==> job 4170 <==
==> flow/design.v <==
module iterator(
	clk,
	reset,
	en_ctrl, 
	i, 
	j, 
	k,
	l,
	m, 
	n,
	en_sum,
	en_save,
	fin_r,
	in_row,
	in_col
);
	parameter [8-1:0] CONV_DIM_IMG    = 32;  
	parameter [8-1:0] CONV_DIM_OUT    = 32;  
	parameter [8-1:0] CONV_DIM_KERNEL = 5;   
	parameter [8-1:0] CONV_OUT_CH     = 32;  
	parameter [8-1:0] CONV_DIM_CH     = 3;
	parameter [8-1:0] STRIDE          = 1;
	parameter [8-1:0] PADDING         = 2;
	input clk;
	input en_ctrl;
	input reset;
	output en_sum;
	output en_save;
	output reg fin_r;
	output reg [8-1:0] i;
	output reg [8-1:0] j; 
	output reg [8-1:0] k; 
	output reg [8-1:0] m; 
	output reg [8-1:0] n; 
	output reg [8-1:0] l; 
	output signed [8-1:0]  in_row, in_col;
	reg fin, finish;
	wire cond;
	assign in_row = (STRIDE * j) + m - PADDING;
	assign in_col = (STRIDE * k) + n - PADDING;
	assign cond   = en_ctrl & ~fin_r;
	assign en_sum = (en_ctrl && (l < CONV_DIM_CH) && (in_row >= 8'd0 && in_col >= 8'd0 && in_row < CONV_DIM_IMG && in_col < CONV_DIM_IMG)) ? 1'b1 : 1'b0;
	assign en_save = (m > 8'd0 || n > 8'd0) ? 1'b0 : (j < 8'd2) ? 1'd1 : (l == 8'd0) ? 1'd1 : 1'b0; 
	always @(posedge clk) begin
		if(reset) begin
			fin <= 0;
			fin_r <= 0;
		end else begin
			fin <= finish;
			fin_r <= fin;
		end
	end
	always @(posedge clk) begin
		if(reset) begin
			i <= 0;
			j <= 0;
			k <= 0;
			l <= 0;
			m <= 0;
			n <= 0;
			finish <= 0;
		end else if(cond) begin
		    if(en_sum) begin
				l <= l + 8'd1;
			end else begin
				l <= 0;
				n <= n + 8'd1;
				if(n == (CONV_DIM_KERNEL-1)) begin
			    	n <= 8'b0;
			    	m <= m + 8'b1;
			    	if(m == (CONV_DIM_KERNEL-1)) begin
			    		m <= 0;
			       		k <= k + 8'b1;
			       		if(k == (CONV_DIM_OUT-1)) begin
			           		k <= 0;
			           		j <= j + 8'b1;
			           		if(j == (CONV_DIM_OUT-1)) begin
				           		j <= 0;
				           		i <= i + 8'b1;
				           		if(i == (CONV_OUT_CH-1)) begin
				            		i <= 0;
					          		finish <= 1;
				           		end
				   	    	end
			           	end
		           	end
			    end
			end
		end
	end
endmodule
module addr_generator(
    clk,
    reset,
    enable,
    en_save,
    i,
    j,
    k,
    l,
    m,
    n,
    s_addr,
    w_addr,
    b_addr,
    save_addr
);
    parameter [8-1:0] CONV_DIM_IMG    = 32;
	parameter [8-1:0] CONV_DIM_KERNEL = 5;
	parameter [8-1:0] CONV_DIM_CH     = 3;
    parameter [8-1:0] CONV_OUT_CH     = 32;
    parameter [8-1:0] CONV_DIM_OUT    = 32;
    parameter [8-1:0] STRIDE          = 1;
    parameter [8-1:0] PADDING         = 2;
    parameter [8-1:0] KSIZE           = 4;
    input clk;
    input reset;
    input enable;
    input en_save;
    input [8-1:0] i;
    input [8-1:0] j;
    input [8-1:0] k;
    input [8-1:0] m;
    input [8-1:0] n;
    input [8-1:0] l;
    output reg [16-1:0] s_addr;
    output reg [16-1:0] w_addr;
    output reg [16-1:0] save_addr;
    output reg [16-1:0] b_addr;
    always @(posedge clk) begin
        if(reset) begin
            s_addr <= 0;
            w_addr <= 0;
            b_addr <= 0;
        end else if(enable) begin
            s_addr <= (((((STRIDE * j) + m - PADDING) * CONV_DIM_IMG) + ((STRIDE * k) + n - PADDING)) * CONV_DIM_CH) + l;
            w_addr <= (i * CONV_DIM_CH * CONV_DIM_KERNEL * CONV_DIM_KERNEL) + (((m * CONV_DIM_KERNEL) + (n)) * CONV_DIM_CH) + l;
            b_addr <= i;
        end
    end
    reg [7:0] i_r, j_r, k_r;
    reg [7:0] i_r1, j_r1, k_r1;
    always @(posedge clk) begin
        if (reset) begin
            i_r <= 0;
            j_r <= 0;
            k_r <= 0;
            i_r1 <= 0;
            j_r1 <= 0;
            k_r1 <= 0;
        end else begin
            i_r  <= i;
            i_r1 <= i_r;
            j_r <= j;
            j_r1 <= j_r;
            k_r <= k;
            k_r1 <= k_r;
        end
    end
    always @(posedge clk) begin
        if (reset) begin
            save_addr <= 0;
        end else if(en_save) begin
            if (j == 0 && k == 0) begin
                save_addr <= i_r1 + (((j_r1 * CONV_DIM_OUT) + (k_r1)) * CONV_OUT_CH);
            end else begin
                save_addr <= i + (((j * CONV_DIM_OUT) + (k[KSIZE:0]-1'b1)) * CONV_OUT_CH);
            end
        end
    end
endmodule  
module conv_ctrl(
    clk,
    reset,
    en_ctrl,
    s_addr,
    w_addr,
    b_addr,
    save_addr,
    en_sum,
    en_save,
    en_write,
    s_convout,
    en_sat,
    en_mac,
    en_mult_r,
    finish
);
    parameter [8-1:0] CONV_DIM_IMG    = 32;
    parameter [8-1:0] CONV_DIM_OUT    = 32;    
    parameter [8-1:0] CONV_DIM_KERNEL = 5;     
    parameter [8-1:0] CONV_DIM_CH     = 3;    
    parameter [8-1:0] CONV_OUT_CH     = 32;   
    parameter [8-1:0] STRIDE          = 1;    
    parameter [8-1:0] PADDING         = 2;    
    parameter [8-1:0] KSIZE           = 4;
    localparam [2:0] START     = 0;
    localparam [2:0] ITERATING = 1;
    localparam [2:0] SAVE      = 2;
    localparam [2:0] END       = 3;
    input clk;
    input reset;
    input en_ctrl;
    output [16-1:0] s_addr;
    output [16-1:0] w_addr;
    output [16-1:0] save_addr;
    output [16-1:0] b_addr;
    output finish;
    output en_sum, en_save;
    output en_mult_r;
    output reg en_write, en_mac, en_sat, s_convout;
    wire [8-1:0] i, j, k, l, m, n;
    wire signed [8-1:0] in_row, in_col;
    reg en_read;
    assign en_mult_r = (k >= 8'd2 || j == 8'd2) ? 1'b1 
                     : (k == 8'd1 || j == 8'd1) ? 1'b0 
                     : (m > 8'd0  || n > 8'd0) ? 1'b0 : 1'b1; 
    always @(posedge clk) begin
        if (reset) begin
            en_read   <= 1'b0;
            en_write  <= 1'b0;
            s_convout <= 1'b0;
            en_mac    <= 1'b0; 
            en_sat    <= 1'b0;
        end else if (en_ctrl) begin
            en_read   <= en_sum;
            en_mac    <= en_read;
            s_convout <= en_save;
            en_sat    <= en_save;
            en_write  <= en_sat;
        end
    end
    iterator #(
        .CONV_DIM_IMG(CONV_DIM_IMG),
        .CONV_DIM_OUT(CONV_DIM_OUT),
        .CONV_DIM_KERNEL(CONV_DIM_KERNEL),
        .CONV_OUT_CH(CONV_OUT_CH),
        .CONV_DIM_CH(CONV_DIM_CH),
        .STRIDE(STRIDE),
        .PADDING(PADDING)
    ) iter (
        .clk(clk),
        .reset(reset),
        .en_ctrl(en_ctrl),
        .i(i),
        .j(j),
        .k(k),
        .l(l),
        .m(m),
        .n(n),
        .en_sum(en_sum),
        .en_save(en_save),    
        .fin_r(finish),
        .in_row(in_row),
        .in_col(in_col)
    );
    addr_generator #(
        .CONV_DIM_IMG(CONV_DIM_IMG),
        .CONV_DIM_KERNEL(CONV_DIM_KERNEL),
        .CONV_DIM_CH(CONV_DIM_CH),
        .CONV_DIM_OUT(CONV_DIM_OUT),
        .CONV_OUT_CH(CONV_OUT_CH),
        .STRIDE(STRIDE),
        .PADDING(PADDING),
        .KSIZE(KSIZE)
    ) address_generator (
        .clk(clk),
        .reset(reset),
        .enable(en_sum),
        .en_save(s_convout),
        .i(i),
        .j(j),
        .k(k),
        .l(l),
        .m(m),
        .n(n),
        .s_addr(s_addr),
        .w_addr(w_addr),
        .b_addr(b_addr),
        .save_addr(save_addr)
    );
endmodule
module sig_altmult_accum
(
	input [7:0] dataa,
	input [7:0] datab,
	input clk, aclr, clken, sload,
	output signed [17:0] adder_out
);
	reg	signed [17:0] old_result;
	reg signed [17:0] accum_out;
	wire signed [17:0] multa;
	reg sload_reg;
	assign multa = $signed(dataa) * $signed(datab);
	always @ (accum_out, sload_reg)
	begin
		if (sload_reg)
			old_result <= 0;
		else
			old_result <= accum_out;
	end
	assign adder_out = accum_out;
	always @ (posedge clk)
	begin
		if (aclr)
		begin
			sload_reg <= 0;
			accum_out <= 0;
		end
		else if (clken)
		begin
			sload_reg <= sload;
			accum_out <= old_result + multa;
		end
	end
endmodule
module convolve(
    clk,
    reset,
    clken,
    s_convout,
    en_sat,
    en_mult_r,
    bias,
    signal,
    weight,
    convout
);
    parameter BIAS_SHIFT = 6;
    parameter OUT_SHIFT  = 9;
    input  clk, reset, clken, s_convout, en_sat, en_mult_r;
    input  [7:0] signal, weight;
    input  [7:0] bias;
    output wire signed [7:0] convout;
    wire signed [17:0] adder_out;
    reg signed  [17:0] conv_temp;
    sig_altmult_accum mac(
        .clk(clk),
        .aclr(reset | s_convout),
        .clken(clken),
        .sload(s_convout),
        .dataa(signal),
        .datab(weight),
        .adder_out(adder_out)
    );
    reg signed [17:0] multa_r;
    always @(posedge clk) begin
        if(reset) begin
            multa_r <= 18'b0;
        end else if(en_mult_r) begin
            if (clken && s_convout) begin
                multa_r <= $signed(signal) * $signed(weight);
            end
        end else begin
            multa_r <= 18'b0;
        end
    end
    always @(posedge clk) begin
        if(reset) begin
            conv_temp <= 18'b0;
        end else if(en_sat) begin
            conv_temp <= (adder_out + multa_r + ($signed(bias) <<< BIAS_SHIFT)) >>> OUT_SHIFT;
        end
    end
    assign convout = (conv_temp >  18'sd127) ?  8'd127  :
                     (conv_temp < -18'sd128) ? -8'd128  : conv_temp[7:0];
endmodule
module conv_engine(
    input         clk,
    input         reset,
    input         en_ctrl,
    output [15:0] s_addr,
    output [15:0] w_addr,
    output [15:0] b_addr,
    input  [7:0]  signal,
    input  [7:0]  weight,
    input  [7:0]  bias,
    output [15:0] save_addr,
    output [7:0]  convout,
    output        en_write,
    output        finish
);
    wire s_convout, en_save, en_sum;
    wire en_mac, en_sat, en_mult_r;
    conv_ctrl groundctrl (
        .clk(clk),
        .reset(reset),
        .en_ctrl(en_ctrl),
        .s_addr(s_addr),
        .w_addr(w_addr),
        .b_addr(b_addr),
        .save_addr(save_addr),
        .en_sum(en_sum),
        .en_save(en_save),
        .en_write(en_write),
        .s_convout(s_convout),
        .en_sat(en_sat),
        .en_mac(en_mac),
        .en_mult_r(en_mult_r),
        .finish(finish)
    );
    convolve conv (
        .clk(clk),
        .reset(reset),
        .clken(en_mac),
        .s_convout(en_write),
        .en_sat(en_sat),
        .en_mult_r(en_mult_r),
        .bias(bias),
        .signal(signal),
        .weight(weight),
        .convout(convout)
    );
endmodule
==> flow/run.sh <==
#!/bin/bash
# the make line also repeats each setting of config.mk as NAME=value (left out here)
make -C /OpenROAD-flow-scripts/flow DESIGN_CONFIG=/design/flow/config.mk WORK_HOME=/design/flow/orfs CLKGATE_MAP_FILE= finish
==> flow/config.mk <==
export PLATFORM = sky130hd
export DESIGN_NAME = conv_engine
export DESIGN_NICKNAME = conv_engine
export VERILOG_FILES = /design/flow/design.v
export SDC_FILE = /design/flow/constraint.sdc
export NUM_CORES = 4
export LEC_CHECK = 0
export ABC_AREA = 1
export CAP_MARGIN = 20
export CORE_MARGIN = 2
export CORE_UTILIZATION = 40
export CTS_CLUSTER_DIAMETER = 234
export CTS_CLUSTER_SIZE = 98
export GPL_TIMING_DRIVEN = 0
export HOLD_SLACK_MARGIN = -0.05
export PLACE_DENSITY_LB_ADDON = 0.11
export SLEW_MARGIN = 10
export TNS_END_PERCENT = 10
==> flow/constraint.sdc <==
create_clock -name core_clock -period 5.33 [get_ports {clk}]
set_input_delay 1.0660 -clock core_clock [delete_from_list [all_inputs] [get_ports {clk}]]
set_output_delay 1.0660 -clock core_clock [all_outputs]
set_load 0.01 [all_outputs]
==> inputs of job 3398, as changes to job 4170 <==
ABC_AREA = default   (was 1)
CTS_CLUSTER_DIAMETER = default   (was 234)
CTS_CLUSTER_SIZE = default   (was 98)
GPL_TIMING_DRIVEN = default   (was 0)
HOLD_SLACK_MARGIN = default   (was -0.05)
PLACE_DENSITY_LB_ADDON = default   (was 0.11)
SLEW_MARGIN = 20   (was 10)
TNS_END_PERCENT = default   (was 10)
==> flow/constraint.sdc (replaced) <==
create_clock -name core_clock -period 10.0 [get_ports {clk}]
set_input_delay 2.0000 -clock core_clock [delete_from_list [all_inputs] [get_ports {clk}]]
set_output_delay 2.0000 -clock core_clock [all_outputs]
set_load 0.01 [all_outputs]
==> qor.txt <==
# setup viols final: 13
slew margin rel.: 24.2%
Failed Checks: setup timing
post-layout total power: 7.28 mW
status: failed layout checks
fin worst setup slack: -0.450 ns
Syn Inst Count: 2417
(the above is from job 4170)
==> qor.txt <==
Syn Inst Count: 2049
status: timing/DRC/antenna clean
fin worst setup slack: 1.71 ns
slew margin rel.: 35.8%
post-layout total power: 2.88 mW
combinational cell power: 1.35 mW
(the above is from job 3398)
Power figures rest on the tool's default switching activity, not on a simulated workload.
